Setup of run A:
// CPU
module CPU(
    input Clock,
    input Reset,
    input [15:0] Mem_Data,
	 input SerialValid,
	 input [15:0] SerialDataIn,
	 input [7:0] GamePad,
    output [15:0] Mem_Addr,
    output Mem_Write,
    output [15:0] Data_Out,
	 output [15:0] VGA_Start,
	 output [15:0] VGA_Row,
	 output SerialSend,
	 output SerialRead,
	 output [15:0] SerialDataOut
    );
clock: 13.0 ns
lec_check: 0
cap_margin: 15
cell_pad_in_sites_detail_placement: 2
core_margin: 2
core_utilization: 40
cts_cluster_diameter: 292
cts_cluster_size: 76
gpl_routability_driven: 0
gpl_timing_driven: 0
hold_slack_margin: -0.01
max_routing_layer: met4
min_routing_layer: met1
place_density_lb_addon: 0.28
setup_slack_margin: 0.26
slew_margin: 5
run.sh (not shown) runs the stock make flow with config.mk's settings and CLKGATE_MAP_FILE=.
Run A did not finish: a tool error stopped it during global routing (5_1_grt).
[inputs] run B vs run A
# run A
export LEC_CHECK = 0
export CAP_MARGIN = 15
export CELL_PAD_IN_SITES_DETAIL_PLACEMENT = 2
export CORE_MARGIN = 2
export CORE_UTILIZATION = 40
export CTS_CLUSTER_DIAMETER = 292
export CTS_CLUSTER_SIZE = 76
export GPL_ROUTABILITY_DRIVEN = 0
export GPL_TIMING_DRIVEN = 0
export HOLD_SLACK_MARGIN = -0.01
export MAX_ROUTING_LAYER = met4
export MIN_ROUTING_LAYER = met1
export PLACE_DENSITY_LB_ADDON = 0.28
export SETUP_SLACK_MARGIN = 0.26
export SLEW_MARGIN = 5
create_clock -name core_clock -period 13.0 [get_ports {Clock}]
# run B
export LEC_CHECK = 0
export CAP_MARGIN = 20
export CORE_MARGIN = 2
export CORE_UTILIZATION = 65
export SETUP_SLACK_MARGIN = 0.9
export SLEW_MARGIN = 20
export TNS_END_PERCENT = 5
create_clock -name core_clock -period 8.62 [get_ports {Clock}]
Results
Both conditions hold for run B: the flow ran to the end and the final layout passed the timing, design-rule and antenna checks. Delta (run B minus run A): post-synthesis instance area stayed essentially flat, vertical die size fell by about 20%, synthesis area per yosys stayed essentially flat, post-placement cell count fell by 242. From run A to run B the numbers moved as follows: total nets after synthesis has remained practically unchanged; fraction of synthesis flops using an asynchronous set or reset pin ~0 delta. Re area of the die: run B is about 40% down on run A. Run B does better than run A on worst slack at placement. Run B vs run A — total placed instance area rose 3.9%.
Input changes introduced in run C (baseline for comparison: run B):
# run B
export LEC_CHECK = 0
export CAP_MARGIN = 20
export CORE_MARGIN = 2
export CORE_UTILIZATION = 65
export SETUP_SLACK_MARGIN = 0.9
export SLEW_MARGIN = 20
export TNS_END_PERCENT = 5
create_clock -name core_clock -period 8.62 [get_ports {Clock}]
# run C
export LEC_CHECK = 0
export ABC_AREA = 1
export CAP_MARGIN = 10
export CELL_PAD_IN_SITES_GLOBAL_PLACEMENT = 3
export CORE_MARGIN = 9
export CORE_UTILIZATION = 21
export CTS_CLUSTER_DIAMETER = 76
export HOLD_SLACK_MARGIN = 0.02
export MAX_ROUTING_LAYER = met4
export MIN_ROUTING_LAYER = met1
export SLEW_MARGIN = 20
export TNS_END_PERCENT = 35
create_clock -name core_clock -period 11.7 [get_ports {Clock}]
==> comparison <==
- Chip area in the Yosys report | run C above run B
- met1 usage in global routing was higher in the run labelled run B.
- The static leakage in run B is 0.938 times that in run C.
- Run B ended up with sky130_fd_sc_hd__a21oi_1 as its slowest stage cell on the critical path; run C ended up with sky130_fd_sc_hd__nor2_1.
- Cell area | run C vs run B | run C smaller
- Going from run B to run C, total power has decreased, critical path data required time has increased, clock-pin slew on the worst setup and hold paths moved down.
- In the flow results for run B and run C, the clock skew is smaller on run C.
- Taking run C over run B, the wire length of the first global-routing pass ratio works out to 1.16.
- When run C is set beside run B, its mux share of post-synthesis cell area turns out to be 6.4 points smaller.
- Adder and majority cell fraction of the synthesized area of run B is on par with run C.

---

CPU again, from the RTL that the note above started with.
Design CPU, start of the top module:
module CPU(
    input Clock,
    input Reset,
    input [15:0] Mem_Data,
	 input SerialValid,
	 input [15:0] SerialDataIn,
	 input [7:0] GamePad,
    output [15:0] Mem_Addr,
    output Mem_Write,
    output [15:0] Data_Out,
	 output [15:0] VGA_Start,
	 output [15:0] VGA_Row,
	 output SerialSend,
	 output SerialRead,
	 output [15:0] SerialDataOut
    );
Settings: LEC_CHECK=0, ABC_AREA=0, CAP_MARGIN=20, CELL_PAD_IN_SITES_GLOBAL_PLACEMENT=0, CORE_MARGIN=2, CORE_UTILIZATION=72, CTS_CLUSTER_DIAMETER=35, MAX_ROUTING_LAYER=met4, MIN_ROUTING_LAYER=met1, PLACE_DENSITY_LB_ADDON=0.26, SETUP_SLACK_MARGIN=1.16, SLEW_MARGIN=20, TNS_END_PERCENT=35; clock period 8.51 ns.
The starting point ended with an error in 5_1_grt.
Edit:
==> flow/config.mk (replaced) <==
export PLATFORM = sky130hd
export DESIGN_NAME = CPU
export DESIGN_NICKNAME = CPU
export VERILOG_FILES = /design/flow/design.v
export SDC_FILE = /design/flow/constraint.sdc
export NUM_CORES = 4
export LEC_CHECK = 0
export ABC_AREA = 1
export CAP_MARGIN = 10
export CELL_PAD_IN_SITES_DETAIL_PLACEMENT = 1
export CELL_PAD_IN_SITES_GLOBAL_PLACEMENT = 3
export CORE_MARGIN = 9
export CORE_UTILIZATION = 53
export CTS_CLUSTER_DIAMETER = 51
export HOLD_SLACK_MARGIN = 0.02
export MAX_ROUTING_LAYER = met4
export MIN_ROUTING_LAYER = met1
export SLEW_MARGIN = 20
export TNS_END_PERCENT = 35
==> flow/constraint.sdc (replaced) <==
create_clock -name core_clock -period 11.7 [get_ports {Clock}]
set_input_delay 2.3400 -clock core_clock [delete_from_list [all_inputs] [get_ports {Clock}]]
set_output_delay 2.3400 -clock core_clock [all_outputs]
set_load 0.01 [all_outputs]
Effect: The new run ended with an error in 3_1_place_gp_skip_io; die size is higher by 54%; synthesized cell count rises by 32%; area after synthesis rises by 0.69%.
Edit:
==> flow/config.mk (replaced) <==
export PLATFORM = sky130hd
export DESIGN_NAME = CPU
export DESIGN_NICKNAME = CPU
export VERILOG_FILES = /design/flow/design.v
export SDC_FILE = /design/flow/constraint.sdc
export NUM_CORES = 4
export LEC_CHECK = 0
export CAP_MARGIN = 35
export CELL_PAD_IN_SITES_DETAIL_PLACEMENT = 2
export CORE_MARGIN = 4
export CORE_UTILIZATION = 33
export CTS_CLUSTER_DIAMETER = 172
export CTS_CLUSTER_SIZE = 21
export GPL_TIMING_DRIVEN = 0
export MAX_ROUTING_LAYER = met4
export PLACE_DENSITY_LB_ADDON = 0.16
export SLEW_MARGIN = 15
==> flow/constraint.sdc (replaced) <==
create_clock -name core_clock -period 8.91 [get_ports {Clock}]
set_input_delay 1.7820 -clock core_clock [delete_from_list [all_inputs] [get_ports {Clock}]]
set_output_delay 1.7820 -clock core_clock [all_outputs]
set_load 0.01 [all_outputs]
Now the flow finished with negative setup slack left. Die size grows by well over a third. Area after synthesis shrinks slightly. Synthesized cell count shrinks by a quarter to a third.
Edit:
==> flow/config.mk (replaced) <==
export PLATFORM = sky130hd
export DESIGN_NAME = CPU
export DESIGN_NICKNAME = CPU
export VERILOG_FILES = /design/flow/design.v
export SDC_FILE = /design/flow/constraint.sdc
export NUM_CORES = 4
export LEC_CHECK = 0
export CAP_MARGIN = 35
export CELL_PAD_IN_SITES_DETAIL_PLACEMENT = 2
export CORE_ASPECT_RATIO = 0.71
export CORE_MARGIN = 3
export CORE_UTILIZATION = 22
export GPL_TIMING_DRIVEN = 0
export PLACE_DENSITY = 0.52
export SLEW_MARGIN = 0
export TNS_END_PERCENT = 80
==> flow/constraint.sdc (replaced) <==
create_clock -name core_clock -period 7.28 [get_ports {Clock}]
set_input_delay 1.4560 -clock core_clock [delete_from_list [all_inputs] [get_ports {Clock}]]
set_output_delay 1.4560 -clock core_clock [all_outputs]
set_load 0.01 [all_outputs]
Outcome:
- The new run completed, yet does not pass: negative setup slack
- hold slack degrades by 0.0067 ns
- area after synthesis does not change
- wire length increases by roughly a tenth
- worst setup slack degrades by 1.4 ns
- die size increases by well over a third
- utilization decreases by 11 points
Edit:
==> flow/config.mk (replaced) <==
export PLATFORM = sky130hd
export DESIGN_NAME = CPU
export DESIGN_NICKNAME = CPU
export VERILOG_FILES = /design/flow/design.v
export SDC_FILE = /design/flow/constraint.sdc
export NUM_CORES = 4
export LEC_CHECK = 0
export ABC_AREA = 0
export CAP_MARGIN = 20
export CELL_PAD_IN_SITES_GLOBAL_PLACEMENT = 0
export CORE_MARGIN = 2
export CORE_UTILIZATION = 66
export MAX_ROUTING_LAYER = met4
export MIN_ROUTING_LAYER = met1
export SETUP_SLACK_MARGIN = 1.16
export SLEW_MARGIN = 20
export TNS_END_PERCENT = 35
==> flow/constraint.sdc (replaced) <==
create_clock -name core_clock -period 8.51 [get_ports {Clock}]
set_input_delay 1.7020 -clock core_clock [delete_from_list [all_inputs] [get_ports {Clock}]]
set_output_delay 1.7020 -clock core_clock [all_outputs]
set_load 0.01 [all_outputs]
=> Now the flow ran to the end with no violations. Combinational power went down by 37%. Power falls by 31%. Global-route usage climbs by 33 points. Routed wire length falls by 37%. Worst setup slack gains 1.7 ns. Die area came out lower by 66%. Area after synthesis stays the same. Final area came out lower by 12%. Via count decreases by 5.6%. Non-clock buffer count decreases by 148.
Edit:
==> flow/config.mk (replaced) <==
export PLATFORM = sky130hd
export DESIGN_NAME = CPU
export DESIGN_NICKNAME = CPU
export VERILOG_FILES = /design/flow/design.v
export SDC_FILE = /design/flow/constraint.sdc
export NUM_CORES = 4
export LEC_CHECK = 0
export CAP_MARGIN = 20
export CORE_MARGIN = 2
export CORE_UTILIZATION = 40
export PLACE_DENSITY = 0.6
export SETUP_SLACK_MARGIN = 0.88
export SLEW_MARGIN = 20
==> flow/constraint.sdc (replaced) <==
create_clock -name core_clock -period 12.8 [get_ports {Clock}]
set_input_delay 2.5600 -clock core_clock [delete_from_list [all_inputs] [get_ports {Clock}]]
set_output_delay 2.5600 -clock core_clock [all_outputs]
set_load 0.01 [all_outputs]
- global-route usage is lower by 26 points
- worst setup slack gets better by 0.90 ns
- routed wire length is higher by 0.50%
- clock power is lower by 27%
- power is lower by 38%
Power and IR drop assume default switching activity.
